==> inputs of v12 <==
## fp_multiplier
module fp_multiplier(input [31:0] a,input [31:0] b,output [31:0]out,input clk,
	input rst,input in_valid,output out_valid);
	wire S3,overflow;
	wire [47:0] productd,wallace_out,product;
	wire [7:0] exponent1,exponent2;
	wire [15:0] trim;
	wire [22:0] prod;
	wire [31:0] out1,out2,out3,out1d,out2d,out3d,outd;
	wire [31:0] a15,b15,a16,b16,a17,b17,a18,b18;
	sideband side(clk,a,b,a15,b15,a16,b16,a17,b17,a18,b18);
	reg [18:0] valid;
	always @(posedge clk)
	begin
		if(rst)
			valid <= 19'b0;
		else
			valid <= {valid[17:0],in_valid};
	end
	assign out_valid = valid[18];
	xor (S3,a15[31],b15[31]);
	wallace w1({8'b0,1'b1,a[22:0]},{8'b0,1'b1,b[22:0]},clk,{trim,productd});
	DFF DFF1[47:0] (productd[47:0],clk,1'b0,product[47:0]);
	assign overflow=product[47];
	assign wallace_out=product;
	adder_8bit adder1(a15[30:23],b15[30:23],overflow,exponent1);
	adder_8bit subtract_127(exponent1,8'b10000000,1'b1,exponent2);
	shifter_1bit shift [22:0] (prod[22:0],overflow, wallace_out[45:23], wallace_out[46:24]);
	assign out1d={S3,exponent2,prod};
	DFF DFF3 [31:0] (out1d,clk,1'b0,out1);
	check_zero check1(out2d,a16,b16,out1);  
	DFF DFF4 [31:0] (out2d,clk,1'b0,out2);
	check_inf check2(out3d,a17,b17,out2);  
	DFF DFF5 [31:0] (out3d,clk,1'b0,out3);
	check_nan check3(outd,a18,b18,out3);  
	DFF DFF6 [31:0] (outd,clk,1'b0,out);
endmodule
==> flow/config.mk <==
export PLATFORM = sky130hd
export DESIGN_NAME = fp_multiplier
export DESIGN_NICKNAME = fp_multiplier
export VERILOG_FILES = /design/flow/design.v
export SDC_FILE = /design/flow/constraint.sdc
export NUM_CORES = 4
export LEC_CHECK = 0
export ABC_AREA = 1
export CAP_MARGIN = 20
export CORE_MARGIN = 2
export CORE_UTILIZATION = 72
export SLEW_MARGIN = 20
==> flow/constraint.sdc <==
create_clock -name core_clock -period 1.75 [get_ports {clk}]
set_input_delay 0.3500 -clock core_clock [delete_from_list [all_inputs] [get_ports {clk}]]
set_output_delay 0.3500 -clock core_clock [all_outputs]
set_load 0.01 [all_outputs]
run.sh (not shown) runs the stock make flow with config.mk's settings and CLKGATE_MAP_FILE=.
==> v9 (differences from v12) <==
Settings changed: ABC_AREA 1 to default, CELL_PAD_IN_SITES_DETAIL_PLACEMENT from default to 2, CORE_UTILIZATION 72 to 40, CTS_CLUSTER_DIAMETER from default to 70, GPL_ROUTABILITY_DRIVEN from default to 0, HOLD_SLACK_MARGIN from default to -0.04, TNS_END_PERCENT from default to 15.
==> flow/constraint.sdc (replaced) <==
create_clock -name core_clock -period 1.35 [get_ports {clk}]
set_input_delay 0.2700 -clock core_clock [delete_from_list [all_inputs] [get_ports {clk}]]
set_output_delay 0.2700 -clock core_clock [all_outputs]
set_load 0.01 [all_outputs]
==> v26 (differences from v12) <==
Settings changed: ABC_AREA 1 to 0, CAP_MARGIN 20 to 10, CELL_PAD_IN_SITES_DETAIL_PLACEMENT from default to 0, CTS_CLUSTER_DIAMETER from default to 49, CTS_CLUSTER_SIZE from default to 32, GPL_ROUTABILITY_DRIVEN from default to 1, MIN_ROUTING_LAYER from default to met1, PLACE_DENSITY from default to 0.42, SETUP_SLACK_MARGIN from default to 0.58, SLEW_MARGIN 20 to 15.
==> flow/constraint.sdc (replaced) <==
create_clock -name core_clock -period 2.02 [get_ports {clk}]
set_input_delay 0.4040 -clock core_clock [delete_from_list [all_inputs] [get_ports {clk}]]
set_output_delay 0.4040 -clock core_clock [all_outputs]
set_load 0.01 [all_outputs]
==> summary of the runs <==
- v26 finished but failed the layout checks on setup timing. v9 finished but fails on setup timing. v12 reached the layout checks and failed them: setup timing.
- Core utilization, lowest first: v9, v26, v12.
- First-iteration DRC count: v9 is larger than v26 (about 80%).
- In v26 the non-clock buffer count is lower than in v12, by 7.
- Against v12, the sequential power of v26 is smaller by 13%.
- Clock skew: v12 < v26 < v9.
==> figures <==
item	v12	v26	v9
Number of clock buffers in the layout	310	172	349
Fraction of the mapped netlist area in simple logic gates	0.0606	0.0639	0.0639
Yosys adder share	0.177	0.210	0.210
Post-DP HPWL	78.1 mm	71.9 mm	116 mm
Total Power Consumption	146 mW	119 mW	215 mW
Tool warnings	62	63	60
Actual slew at the worst max-slew pin	0.340 ns	0.590 ns	0.565 ns
Flop+latch power	82.0 mW	71.3 mW	113 mW
Outcome	complete, but fails checks	complete, but fails checks	complete, but fails checks
Violated checks	setup timing	setup timing	setup timing
Grt met3 use	0.0526	0.0381	0.0334
Internal Power	110 mW	88.3 mW	151 mW
Share of the yosys chip area belonging to registers	0.688	0.700	0.700

==> inputs of wip/amber <==
fp_multiplier again, from the RTL that the note above started with.
Settings: LEC_CHECK=0, ABC_AREA=1, CAP_MARGIN=20, CORE_MARGIN=2, CORE_UTILIZATION=72, CTS_CLUSTER_DIAMETER=335, CTS_CLUSTER_SIZE=14, PLACE_DENSITY_LB_ADDON=0.08, SETUP_SLACK_MARGIN=-0.13, SLEW_MARGIN=20; clock period 1.35 ns.
==> inputs of wip/willow, as changes to wip/amber <==
==> flow/config.mk (replaced) <==
export PLATFORM = sky130hd
export DESIGN_NAME = fp_multiplier
export DESIGN_NICKNAME = fp_multiplier
export VERILOG_FILES = /design/flow/design.v
export SDC_FILE = /design/flow/constraint.sdc
export NUM_CORES = 4
export LEC_CHECK = 0
export ABC_AREA = 0
export CAP_MARGIN = 5
export CELL_PAD_IN_SITES_DETAIL_PLACEMENT = 0
export CORE_MARGIN = 2
export CORE_UTILIZATION = 71
export CTS_CLUSTER_DIAMETER = 199
export GPL_ROUTABILITY_DRIVEN = 1
export MIN_ROUTING_LAYER = met1
export SETUP_SLACK_MARGIN = -0.23
export SLEW_MARGIN = 15
==> flow/constraint.sdc (replaced) <==
create_clock -name core_clock -period 3.07 [get_ports {clk}]
set_input_delay 0.6140 -clock core_clock [delete_from_list [all_inputs] [get_ports {clk}]]
set_output_delay 0.6140 -clock core_clock [all_outputs]
set_load 0.01 [all_outputs]
==> notes <==
- wip/amber ran to the end with violations: negative setup slack. wip/willow produced a clean layout.
- Of wip/willow and wip/amber, wip/amber has the higher sequential power (gap 56%, measured against wip/amber).
- Between wip/willow and wip/amber, the lower clock power is in wip/willow (gap about 47%, measured against wip/amber).
- Against wip/willow, the maximum frequency of wip/amber is higher by about 50%.
- Against wip/willow, the power of wip/amber is larger by about 120%.
- In flip-flop count, wip/amber and wip/willow do not differ.
==> figures <==
| quantity | wip/amber | wip/willow |
|---|---|---|
| Global-route wire length before repair | 206000 um | 184000 um |
| Run status | failed layout checks | finished clean |
| Violated checks | negative setup slack | - |
| Largest net degree at the start of global routing | 26 | 33 |
| Met2 Use GR | 42.8% | 36.7% |
| DRC marker count from the first detailed-route iteration | 2199 | 1267 |
| Flop share of the area | 61.1% | 61.7% |
| Min-Delay Startpoint | a[29] | b[25] |
| Setup bufs post-CTS | 7 | 0 |
| Combinational cell fraction of total power | 12.3% | 10.1% |
| Source of the worst register-to-register timing path | side.da[126]$_DFF_P_ | side.da[127]$_DFF_P_ |
| Cells after DPL | 7205 | 6006 |
| Half-perimeter wire length after placement | 79500 um | 71700 um |

==> 03-25 <==
Starting RTL as in the previous note.
Settings: LEC_CHECK=0, ABC_AREA=1, CAP_MARGIN=20, CORE_MARGIN=2, CORE_UTILIZATION=72, CTS_CLUSTER_SIZE=39, PLACE_DENSITY=0.36, SLEW_MARGIN=20; clock period 1.35 ns.
==> 01-19: changes against 03-25 <==
Settings changed: ABC_AREA 1 to 0, CAP_MARGIN 20 to 10, CELL_PAD_IN_SITES_DETAIL_PLACEMENT from default to 0, CTS_CLUSTER_DIAMETER from default to 330, CTS_CLUSTER_SIZE 39 to default, GPL_ROUTABILITY_DRIVEN from default to 1, MIN_ROUTING_LAYER from default to met1, PLACE_DENSITY 0.36 to 0.61, SETUP_SLACK_MARGIN from default to 0.47, SLEW_MARGIN 20 to 15.
==> flow/constraint.sdc (replaced) <==
create_clock -name core_clock -period 2.1 [get_ports {clk}]
set_input_delay 0.4200 -clock core_clock [delete_from_list [all_inputs] [get_ports {clk}]]
set_output_delay 0.4200 -clock core_clock [all_outputs]
set_load 0.01 [all_outputs]
==> 09-22: changes against 03-25 <==
Settings changed: ABC_AREA 1 to default, CORE_UTILIZATION 72 to 40, CTS_CLUSTER_SIZE 39 to default, PLACE_DENSITY 0.36 to default.
==> flow/constraint.sdc (replaced) <==
create_clock -name core_clock -period 2.41 [get_ports {clk}]
set_input_delay 0.4820 -clock core_clock [delete_from_list [all_inputs] [get_ports {clk}]]
set_output_delay 0.4820 -clock core_clock [all_outputs]
set_load 0.01 [all_outputs]
==> 07-06: changes against 03-25 <==
Settings changed: ABC_AREA 1 to 0, CAP_MARGIN 20 to 10, CELL_PAD_IN_SITES_DETAIL_PLACEMENT from default to 0, CORE_UTILIZATION 72 to 59, CTS_CLUSTER_DIAMETER from default to 199, CTS_CLUSTER_SIZE 39 to default, GPL_ROUTABILITY_DRIVEN from default to 1, MIN_ROUTING_LAYER from default to met1, PLACE_DENSITY 0.36 to default, SETUP_SLACK_MARGIN from default to 0.47, SLEW_MARGIN 20 to 15.
==> flow/constraint.sdc (replaced) <==
create_clock -name core_clock -period 3.07 [get_ports {clk}]
set_input_delay 0.6140 -clock core_clock [delete_from_list [all_inputs] [get_ports {clk}]]
set_output_delay 0.6140 -clock core_clock [all_outputs]
set_load 0.01 [all_outputs]
==> qor summary <==
item	09-22	03-25	01-19	07-06
Slowest cell on the critical path	or3_4	dfxtp_2	or3b_4	mux2_2
Buf+Inv Stages, Crit Path	3	3	1	1
Global route hottest layer	met2	met2	met2	met1
Worst Reg2Reg Path Length in Cells	10	11	9	9
Slack of the worst reg-to-reg path	0.07 ns	-0.49 ns	-0.13 ns	0.62 ns
Result of the run	complete, no violations	complete, but fails checks	complete, but fails checks	complete, no violations
Violated checks	-	setup timing	setup timing	-
Post-Route Hold Slack	0.0881 ns	0.0860 ns	0.0672 ns	0.258 ns
Startpoint of the tightest hold check path	b[27]	b[25]	b[26]	a[31]
Cell count along the critical path	10	11	9	9
Inverters, non-clock	91	868	91	91
Sum of internal, switching and leakage power	107000 uW	192000 uW	120000 uW	83200 uW
Cell area after synthesis	0.0732 sq mm	0.0745 sq mm	0.0732 sq mm	0.0732 sq mm
Vias in the first global route	33300	39700	34900	32600
Peak VDD IR	0.780 mV	1.47 mV	0.857 mV	0.651 mV
Drt first pass iters	6	5	5	5
Worst endpoint required time	3.12 ns	2.03 ns	2.82 ns	3.75 ns
Setup Skew	0.0282 ns	0.0291 ns	0.0214 ns	0.0154 ns
Headroom to the max-slew limit	0.417	0.742	0.590	0.485
Net Sw Frac	0.235	0.250	0.242	0.233
Overall Global Routing Usage	0.121	0.248	0.232	0.179
Setup repair after global routing missed its margin	-	true	true	true
Post-synthesis compound-gate area fraction	0.00233	0.0182	0.00233	0.00233
GR Util met2	0.194	0.418	0.397	0.263
Share of cell area taken by multi-input logic gates	0.245	0.230	0.253	0.250

==> inputs of job 496 <==
Starting RTL as in the previous note.
==> flow/config.mk <==
export PLATFORM = sky130hd
export DESIGN_NAME = fp_multiplier
export DESIGN_NICKNAME = fp_multiplier
export VERILOG_FILES = /design/flow/design.v
export SDC_FILE = /design/flow/constraint.sdc
export NUM_CORES = 4
export LEC_CHECK = 0
export ABC_AREA = 0
export CAP_MARGIN = 10
export CELL_PAD_IN_SITES_DETAIL_PLACEMENT = 0
export CELL_PAD_IN_SITES_GLOBAL_PLACEMENT = 1
export CORE_MARGIN = 2
export CORE_UTILIZATION = 72
export CTS_CLUSTER_DIAMETER = 93
export CTS_CLUSTER_SIZE = 32
export GPL_ROUTABILITY_DRIVEN = 0
export MAX_ROUTING_LAYER = met4
export MIN_ROUTING_LAYER = met1
export PLACE_DENSITY_LB_ADDON = 0.0
export SETUP_SLACK_MARGIN = 0.22
export SLEW_MARGIN = 15
==> flow/constraint.sdc <==
create_clock -name core_clock -period 2.02 [get_ports {clk}]
set_input_delay 0.4040 -clock core_clock [delete_from_list [all_inputs] [get_ports {clk}]]
set_output_delay 0.4040 -clock core_clock [all_outputs]
set_load 0.01 [all_outputs]
==> inputs of job 3784, as changes to job 496 <==
--- a/flow/config.mk
+++ b/flow/config.mk
@@ -10,12 +10,11 @@
 export CELL_PAD_IN_SITES_DETAIL_PLACEMENT = 0
-export CELL_PAD_IN_SITES_GLOBAL_PLACEMENT = 1
+export CORE_ASPECT_RATIO = 0.8
 export CORE_MARGIN = 2
 export CORE_UTILIZATION = 72
-export CTS_CLUSTER_DIAMETER = 93
+export CTS_CLUSTER_DIAMETER = 362
 export CTS_CLUSTER_SIZE = 32
-export GPL_ROUTABILITY_DRIVEN = 0
-export MAX_ROUTING_LAYER = met4
+export GPL_ROUTABILITY_DRIVEN = 1
 export MIN_ROUTING_LAYER = met1
 export PLACE_DENSITY_LB_ADDON = 0.0
-export SETUP_SLACK_MARGIN = 0.22
+export SETUP_SLACK_MARGIN = 0.58
 export SLEW_MARGIN = 15
==> inputs of job 9001, as changes to job 496 <==
==> flow/config.mk (replaced) <==
export PLATFORM = sky130hd
export DESIGN_NAME = fp_multiplier
export DESIGN_NICKNAME = fp_multiplier
export VERILOG_FILES = /design/flow/design.v
export SDC_FILE = /design/flow/constraint.sdc
export NUM_CORES = 4
export LEC_CHECK = 0
export ABC_AREA = 0
export CAP_MARGIN = 10
export CELL_PAD_IN_SITES_DETAIL_PLACEMENT = 0
export CORE_MARGIN = 4
export CORE_UTILIZATION = 72
export CTS_CLUSTER_DIAMETER = 199
export CTS_CLUSTER_SIZE = 32
export GPL_ROUTABILITY_DRIVEN = 1
export MIN_ROUTING_LAYER = met1
export PLACE_DENSITY_LB_ADDON = 0.0
export SETUP_SLACK_MARGIN = 0.58
export SLEW_MARGIN = 15
==> inputs of job 2634, as changes to job 496 <==
==> flow/config.mk (replaced) <==
export PLATFORM = sky130hd
export DESIGN_NAME = fp_multiplier
export DESIGN_NICKNAME = fp_multiplier
export VERILOG_FILES = /design/flow/design.v
export SDC_FILE = /design/flow/constraint.sdc
export NUM_CORES = 4
export LEC_CHECK = 0
export CAP_MARGIN = 20
export CORE_MARGIN = 2
export CORE_UTILIZATION = 40
export SLEW_MARGIN = 20
==> flow/constraint.sdc (replaced) <==
create_clock -name core_clock -period 2.44 [get_ports {clk}]
set_input_delay 0.4880 -clock core_clock [delete_from_list [all_inputs] [get_ports {clk}]]
set_output_delay 0.4880 -clock core_clock [all_outputs]
set_load 0.01 [all_outputs]
==> comparison <==
The lowest total power belongs to job 496, the highest to job 3784.
Die size: job 496 < job 3784 < job 9001 < job 2634.
Job 496 reached the layout checks and failed them: setup timing. Job 3784 completed, yet does not pass: setup timing. Job 9001 completed, yet does not pass: setup timing. Job 2634 completed without violations.
Clock-buffer cell count: job 496 is lower than job 2634 (247).
Cell area: job 2634 is higher than job 496 (8.4%).
Of job 2634 and job 496, job 496 has the higher global-route usage (gap 9.6 points).
==> figures <==
quantity                                            job 3784         job 9001        job 2634          job 496
First-pass GRT wire length                         171500 um        174100 um       176300 um        168900 um
GRT met1 Usage                                        31.22%           28.84%          16.04%           29.02%
Setup WS post-layout                              -0.2894 ns       -0.1739 ns       0.1084 ns       -0.2410 ns
Sw Pwr                                              26230 uW         25820 uW        24820 uW         25530 uW
Launch instance of the worst min-delay path            b[24]            a[27]           a[31]            b[31]
Number of antenna cells inserted                           3                2               4                2
Net Sw Frac                                           24.66%           24.40%          23.49%           24.30%
Result of the run                            failed layout checks  failed layout checks  finished clean  failed layout checks
Layout check failures                           setup timing     setup timing               -     setup timing
Vias per cell                                          4.966            4.920           4.107            4.933
Minimum hold slack                                 0.1448 ns        0.1473 ns       0.1043 ns        0.1503 ns
Tapcell Cnt                                             1325             1357            2370             1357
Number of H-tree branching levels                          3                3               4                3
Power figures rest on the tool's default switching activity, not on a simulated workload.
